==> inputs of willow <==
==> flow/design.v <==
`timescale 1ns / 1ps
module cla_slice_part(g,p,a,b);
 input a, b;
 output g;  
 output p;  
 assign g = a & b;
 assign p = a ^ b;
endmodule
module CarryPropagateGenerateUnit( g,p,a,b);
	input  [15:0] a,b;
	output [15:0] g,p;
	cla_slice_part s0(g[0],p[0],a[0],b[0]);
	cla_slice_part s1(g[1],p[1],a[1],b[1]);
	cla_slice_part s2(g[2],p[2],a[2],b[2]);
	cla_slice_part s3(g[3],p[3],a[3],b[3]);
	cla_slice_part s4(g[4],p[4],a[4],b[4]);
	cla_slice_part s5(g[5],p[5],a[5],b[5]);
	cla_slice_part s6(g[6],p[6],a[6],b[6]);
	cla_slice_part s7(g[7],p[7],a[7],b[7]);
	cla_slice_part s8(g[8],p[8],a[8],b[8]);
	cla_slice_part s9(g[9],p[9],a[9],b[9]);
	cla_slice_part s10(g[10],p[10],a[10],b[10]);
	cla_slice_part s11(g[11],p[11],a[11],b[11]);
	cla_slice_part s12(g[12],p[12],a[12],b[12]);
	cla_slice_part s13(g[13],p[13],a[13],b[13]);
	cla_slice_part s14(g[14],p[14],a[14],b[14]);
	cla_slice_part s15(g[15],p[15],a[15],b[15]);
endmodule
module SixteenBitSummationUnit(sum,p,carry,cin);
  input [14:0] carry;
  input cin;
  input [15:0] p;
  output [15:0] sum;
  assign sum[0] = p[0] ^ cin;
  assign sum[1] = p[1] ^ carry[0];
  assign sum[2] = p[2] ^ carry[1];
  assign sum[3] = p[3] ^ carry[2];
  assign sum[4] = p[4] ^ carry[3];
  assign sum[5] = p[5] ^ carry[4];
  assign sum[6] = p[6] ^ carry[5];
  assign sum[7] = p[7] ^ carry[6];
  assign sum[8] = p[8] ^ carry[7];
  assign sum[9] = p[9] ^ carry[8];
  assign sum[10] = p[10] ^ carry[9];
  assign sum[11] = p[11] ^ carry[10];
  assign sum[12] = p[12] ^ carry[11];
  assign sum[13] = p[13] ^ carry[12];
  assign sum[14] = p[14] ^ carry[13];
  assign sum[15] = p[15] ^ carry[14];
endmodule
module four_bit_block_cla(P,G,carry,p,g,cin);
	input [3:0] p,g;
	input cin;
	output [2:0] carry;
	output P,G;
	assign	carry[0] = 	g[0] |
											cin & p[0];
	assign	carry[1] =  g[1] |
											g[0] & p[1] |
											cin  &  p[0] & p[1];
	assign	carry[2] =  g[2] |
											g[1] & p[2] |
											g[0] & p [1] & p[2] |
											cin  & p[0] & p[1] & p[2];
	assign	P = p[0] & p[1] & p[2] & p[3];
	assign	G = g[3] | 
							g[2] & p[3] |
							g[1] & p[2] & p[3] |
							g[0] & p[1] & p[2] & p[3];
endmodule
module cla_16_two_level(sum,cout,a,b,cin);
	input [15:0] a, b;
	input cin;
	output [15:0] sum;
	output  cout;
	wire [15:0]   g, p,carry;  
	wire [3:0]  G,P;
	assign carry[3]  = G[0] | cin & P[0];
	assign carry[7]  = G[1] | G[0] & P[1] | cin & P[0] & P[1]; 
	assign carry[11] = G[2] |
										 G[1] & P[2] |
										 G[0] & P[1] & P[2] | 
										 cin  & P[0] & P[1] & P[2];
	assign cout = G[3] |
								G[2] & P[3] |
								G[1] & P[2] & P[3] |
								G[0] & P[1] & P[2] & P[3] |
								cin   & P[0] & P[1] & P[2] & P[3];
	CarryPropagateGenerateUnit   CPGU( g,p,a,b);
	four_bit_block_cla FBBC0(P[0],G[0],carry[2:0],p[3:0],g[3:0],cin);     
	four_bit_block_cla FBBC1(P[1],G[1],carry[6:4],p[7:4],g[7:4],carry[3]);   
	four_bit_block_cla FBBC2(P[2],G[2],carry[10:8],p[11:8],g[11:8],carry[7]);
	four_bit_block_cla FBBC3(P[3],G[3],carry[14:12],p[15:12],g[15:12],carry[11]); 
	SixteenBitSummationUnit TTBSU(sum,p,carry[14:0],cin);
endmodule
`timescale 1ns / 1ps
module xnew2(
	output reg [15:0] x,
	input [15:0] x0,
	input [15:0] y,
	input cin,
	input reset,
	input stop,
	input clk
	);
	wire [15:0] sum,a,b;
	wire cout;	 
	cla_16_two_level alu(sum,cout,a,b,cin);
	assign a=x;
	assign b=cin?(~y):y;
	always @(posedge clk)
	begin
		if(reset)
		begin
			x<=x0;
		end
		else
		begin
			if(!stop)
			begin
				x<=sum;
			end
			else
			begin
				x<=x;
			end
		end
	end
endmodule
`timescale 1ns / 1ps
module ynew2(
	output reg [15:0] y,
	input [15:0] y0,
	input [15:0] x,
	input cin,
	input reset,
	input stop,
	input clk
	);
	wire [15:0] sum,a,b;
	wire cout;	 
	cla_16_two_level alu(sum,cout,a,b,cin);
	assign a=y;
	assign b=cin?(~x):x;
	always @(posedge clk)
	begin
		if(reset)
		begin
			y<=y0;
		end
		else
		begin
			if(!stop)
			begin
				y<=sum;
			end
			else
			begin
				y<=y;
			end
		end	
	end
endmodule
`timescale 1ns / 1ps
module znew2(
	output reg [15:0] z,
	output zsign,
	input [15:0] z0,
	input [15:0] zrom,
	input cin,
	input reset,
	input stop,
	input clk
	);
	wire [15:0] sum,a,b;
	wire cout;	 
	cla_16_two_level alu(sum,cout,a,b,cin);
	assign a=z;
	assign b=cin?(~zrom):zrom;
	always @(posedge clk)
	begin
		if(reset)
		begin
			z<=z0;
		end
		else
		begin
			if(!stop)
				z<=sum;
			else
				z<=z;
		end	
	end
	assign zsign=z[15];
endmodule
`timescale 1ns / 1ps
module datapathnew2(
	output [15:0] x,
	output [15:0] y,
	input [15:0] z0,
	input [3:0] i,
	input reset,
	input stop,
	input clk
	); 
	parameter xinit=16'b0010_0110_1101_1101;	 
	parameter yinit=16'b0;
	reg [15:0] zrom_q;
	wire [15:0] xval,yval,zval;
	wire [15:0] x0,y0;
	wire [15:0] z;
	wire zsign;
	always @(*)
	begin
		case(i)
			4'd0: zrom_q=16'b0011_0010_0100_0011;
			4'd1: zrom_q=16'b0001_1101_1010_1100;
			4'd2: zrom_q=16'b0000_1111_1010_1101;
			4'd3: zrom_q=16'b0000_0111_1111_0101;
			4'd4: zrom_q=16'b0000_0011_1111_1110;
			4'd5: zrom_q=16'b0000_0001_1111_1111;
			4'd6: zrom_q=16'b0000_0000_1111_1111;
			4'd7: zrom_q=16'b0000_0000_0111_1111;
			4'd8: zrom_q=16'b0000_0000_0011_1111;
			4'd9: zrom_q=16'b0000_0000_0001_1111;
			4'd10: zrom_q=16'b0000_0000_0000_1111;
			4'd11: zrom_q=16'b0000_0000_0000_0111;
			4'd12: zrom_q=16'b0000_0000_0000_0011;
			4'd13: zrom_q=16'b0000_0000_0000_0001;
			4'd14: zrom_q=16'b0;
			4'd15: zrom_q=16'b0;
			default: zrom_q=16'b0;
		endcase
	end
	xnew2 xmod(x,x0,yval,xcin,reset,stop,clk);
	ynew2 ymod(y,y0,xval,ycin,reset,stop,clk);
	znew2 zmod(z,zsign,z0,zval,zcin,reset,stop,clk);
	assign x0=xinit;
	assign y0=yinit;
	assign xval=$signed(x)>>>i;
	assign yval=$signed(y)>>>i;
	assign zval=zrom_q;
	assign xcin=zsign?1'b0:1'b1;
	assign ycin=zsign?1'b1:1'b0;
	assign zcin=zsign?1'b0:1'b1;
endmodule
`timescale 1ns / 1ps
module cordic_sincos(
	input clk,
	input rst,
	input start,
	input [15:0] z0,
	output ready,
	output reg done,
	output [15:0] x,
	output [15:0] y
	);
	reg busy;
	reg [3:0] cnt;
	wire load;
	assign ready = ~busy;
	assign load = rst | (start & ~busy);
	always @(posedge clk)
	begin
		if(rst)
		begin
			busy <= 1'b0;
			cnt <= 4'd0;
			done <= 1'b0;
		end
		else
		begin
			done <= 1'b0;
			if(!busy)
			begin
				cnt <= 4'd0;
				if(start)
					busy <= 1'b1;
			end
			else
			begin
				cnt <= cnt + 4'd1;
				if(cnt == 4'd15)
				begin
					busy <= 1'b0;
					done <= 1'b1;
				end
			end
		end
	end
	datapathnew2 dp(x,y,z0,cnt,load,~busy,clk);
endmodule
==> flow/run.sh <==
#!/bin/bash
# the make line also repeats each setting of config.mk as NAME=value (left out here)
make -C /OpenROAD-flow-scripts/flow DESIGN_CONFIG=/design/flow/config.mk WORK_HOME=/design/flow/orfs CLKGATE_MAP_FILE= finish
==> flow/config.mk <==
export PLATFORM = sky130hd
export DESIGN_NAME = cordic_sincos
export DESIGN_NICKNAME = cordic_sincos
export VERILOG_FILES = /design/flow/design.v
export SDC_FILE = /design/flow/constraint.sdc
export NUM_CORES = 4
export LEC_CHECK = 0
export ABC_AREA = 1
export CAP_MARGIN = 25
export CORE_MARGIN = 10
export CORE_UTILIZATION = 40
export CTS_CLUSTER_DIAMETER = 364
export SLEW_MARGIN = 35
export TNS_END_PERCENT = 85
==> flow/constraint.sdc <==
create_clock -name core_clock -period 2.91 [get_ports {clk}]
set_input_delay 0.5820 -clock core_clock [delete_from_list [all_inputs] [get_ports {clk}]]
set_output_delay 0.5820 -clock core_clock [all_outputs]
set_load 0.01 [all_outputs]
==> violet: changes against willow <==
Settings changed: CAP_MARGIN 25 to 20, CORE_MARGIN 10 to 2, CORE_UTILIZATION 40 to 72, CTS_CLUSTER_DIAMETER 364 to 216, CTS_CLUSTER_SIZE set to 97, PLACE_DENSITY set to 0.39, SLEW_MARGIN 35 to 20, TNS_END_PERCENT 85 to unset.
==> flow/constraint.sdc (replaced) <==
create_clock -name core_clock -period 3.65 [get_ports {clk}]
set_input_delay 0.7300 -clock core_clock [delete_from_list [all_inputs] [get_ports {clk}]]
set_output_delay 0.7300 -clock core_clock [all_outputs]
set_load 0.01 [all_outputs]
==> umber: changes against willow <==
Settings changed: CAP_MARGIN 25 to 20, CORE_MARGIN 10 to 2, CORE_UTILIZATION 40 to 66, CTS_CLUSTER_DIAMETER 364 to unset, CTS_CLUSTER_SIZE set to 97, PLACE_DENSITY set to 0.39, SLEW_MARGIN 35 to 20, TNS_END_PERCENT 85 to unset.
==> flow/constraint.sdc (replaced) <==
create_clock -name core_clock -period 3.1 [get_ports {clk}]
set_input_delay 0.6200 -clock core_clock [delete_from_list [all_inputs] [get_ports {clk}]]
set_output_delay 0.6200 -clock core_clock [all_outputs]
set_load 0.01 [all_outputs]
==> delta: changes against willow <==
Settings changed: ABC_AREA 1 to unset, CAP_MARGIN 25 to 20, CORE_MARGIN 10 to 2, CORE_UTILIZATION 40 to 72, CTS_CLUSTER_DIAMETER 364 to 29, SETUP_SLACK_MARGIN set to 0.98, SLEW_MARGIN 35 to 20, TNS_END_PERCENT 85 to unset.
==> flow/constraint.sdc (replaced) <==
create_clock -name core_clock -period 3.98 [get_ports {clk}]
set_input_delay 0.7960 -clock core_clock [delete_from_list [all_inputs] [get_ports {clk}]]
set_output_delay 0.7960 -clock core_clock [all_outputs]
set_load 0.01 [all_outputs]
==> flow_summary.ini <==
; synthesis and place-and-route metrics
[cells_and_area]
seq_area_sq_um = 1530

[worst_setup_path]
cp_num_cells = 27
ff2ff_path_depth = 27
rr_endpoint = dp.ymod.y[15]

[cts]
clkSlewWorstSetupHoldPaths_ps = 90
insertion_delay_ps = 370

[sta]
hold_ws_ps = 575
period_used_pct = 94.0

[synthesis]
yosysSeqAreaShare_pct = 23.4
common_cells = nand2_1 (221), inv_1 (82), nand3_1 (67)
avgSynthCellArea_sq_um = 7.23
ys_cells = 898
yosysChipArea_sq_um = 6490
synth_simple_gate_area_share_pct = 25.5

[power_and_ir_drop]
swShare_pct = 47.0
powerDensity_nw_per_um2 = 621

[detailed_routing]
wl_mm = 17.9
wl_per_cell_um = 17.3

[flow_run]
warnings = 40

[global_route]
use_met1_pct = 47.5

[run_status]
status = complete, no violations
-- figures above: violet

==> flow_summary.ini <==
; synthesis and place-and-route metrics
[run_status]
status = finished with violations
checkFailReasons = negative setup slack

[synthesis]
common_cells = nand2_1 (221), inv_1 (82), nand3_1 (67)
yosysChipArea_sq_um = 6490
synth_simple_gate_area_share_pct = 25.5

[sta]
setup_viol = 25
hold_ws_ps = 556
worst_slack_ps = -473

[worst_setup_path]
cp_num_cells = 27
rr_endpoint = dp.ymod.y[11]

[cts]
insertion_delay_ps = 370

[global_route]
use_met1_pct = 46.3

[power_and_ir_drop]
swShare_pct = 47.3
powerDensity_nw_per_um2 = 737

[detailed_routing]
wl_mm = 21.4
wl_per_cell_um = 18.4

[cells_and_area]
seq_area_sq_um = 1530
-- figures above: umber

==> flow_summary.ini <==
; synthesis and place-and-route metrics
[sta]
hold_ws_ps = 507
worst_slack_ps = -377
setup_viol = 24

[power_and_ir_drop]
powerDensity_nw_per_um2 = 766
swShare_pct = 42.1

[cells_and_area]
seq_area_sq_um = 1530

[run_status]
status = finished with violations
checkFailReasons = negative setup slack

[synthesis]
yosysChipArea_sq_um = 6490
ys_cells = 898
avgSynthCellArea_sq_um = 7.23

[cts]
clkSlewWorstSetupHoldPaths_ps = 60
insertion_delay_ps = 350

[worst_setup_path]
rr_endpoint = dp.xmod.x[15]
ff2ff_path_depth = 25
cp_num_cells = 25
-- figures above: willow

==> flow_summary.ini <==
; synthesis and place-and-route metrics
[detailed_routing]
wl_per_cell_um = 29.7

[run_status]
checkFailReasons = negative setup slack
status = finished with violations

[cts]
insertion_delay_ps = 380

[synthesis]
yosysSeqAreaShare_pct = 24.2
common_cells = nand2_1 (69), ha_1 (62), xnor2_1 (61)
ys_cells = 695
avgSynthCellArea_sq_um = 9.06
yosysChipArea_sq_um = 6290

[power_and_ir_drop]
powerDensity_nw_per_um2 = 826

[sta]
setup_viol = 19
period_used_pct = 113
worst_slack_ps = -537

[flow_run]
warnings = 43

[cells_and_area]
seq_area_sq_um = 1530

[worst_setup_path]
ff2ff_path_depth = 17
cp_num_cells = 17
-- figures above: delta

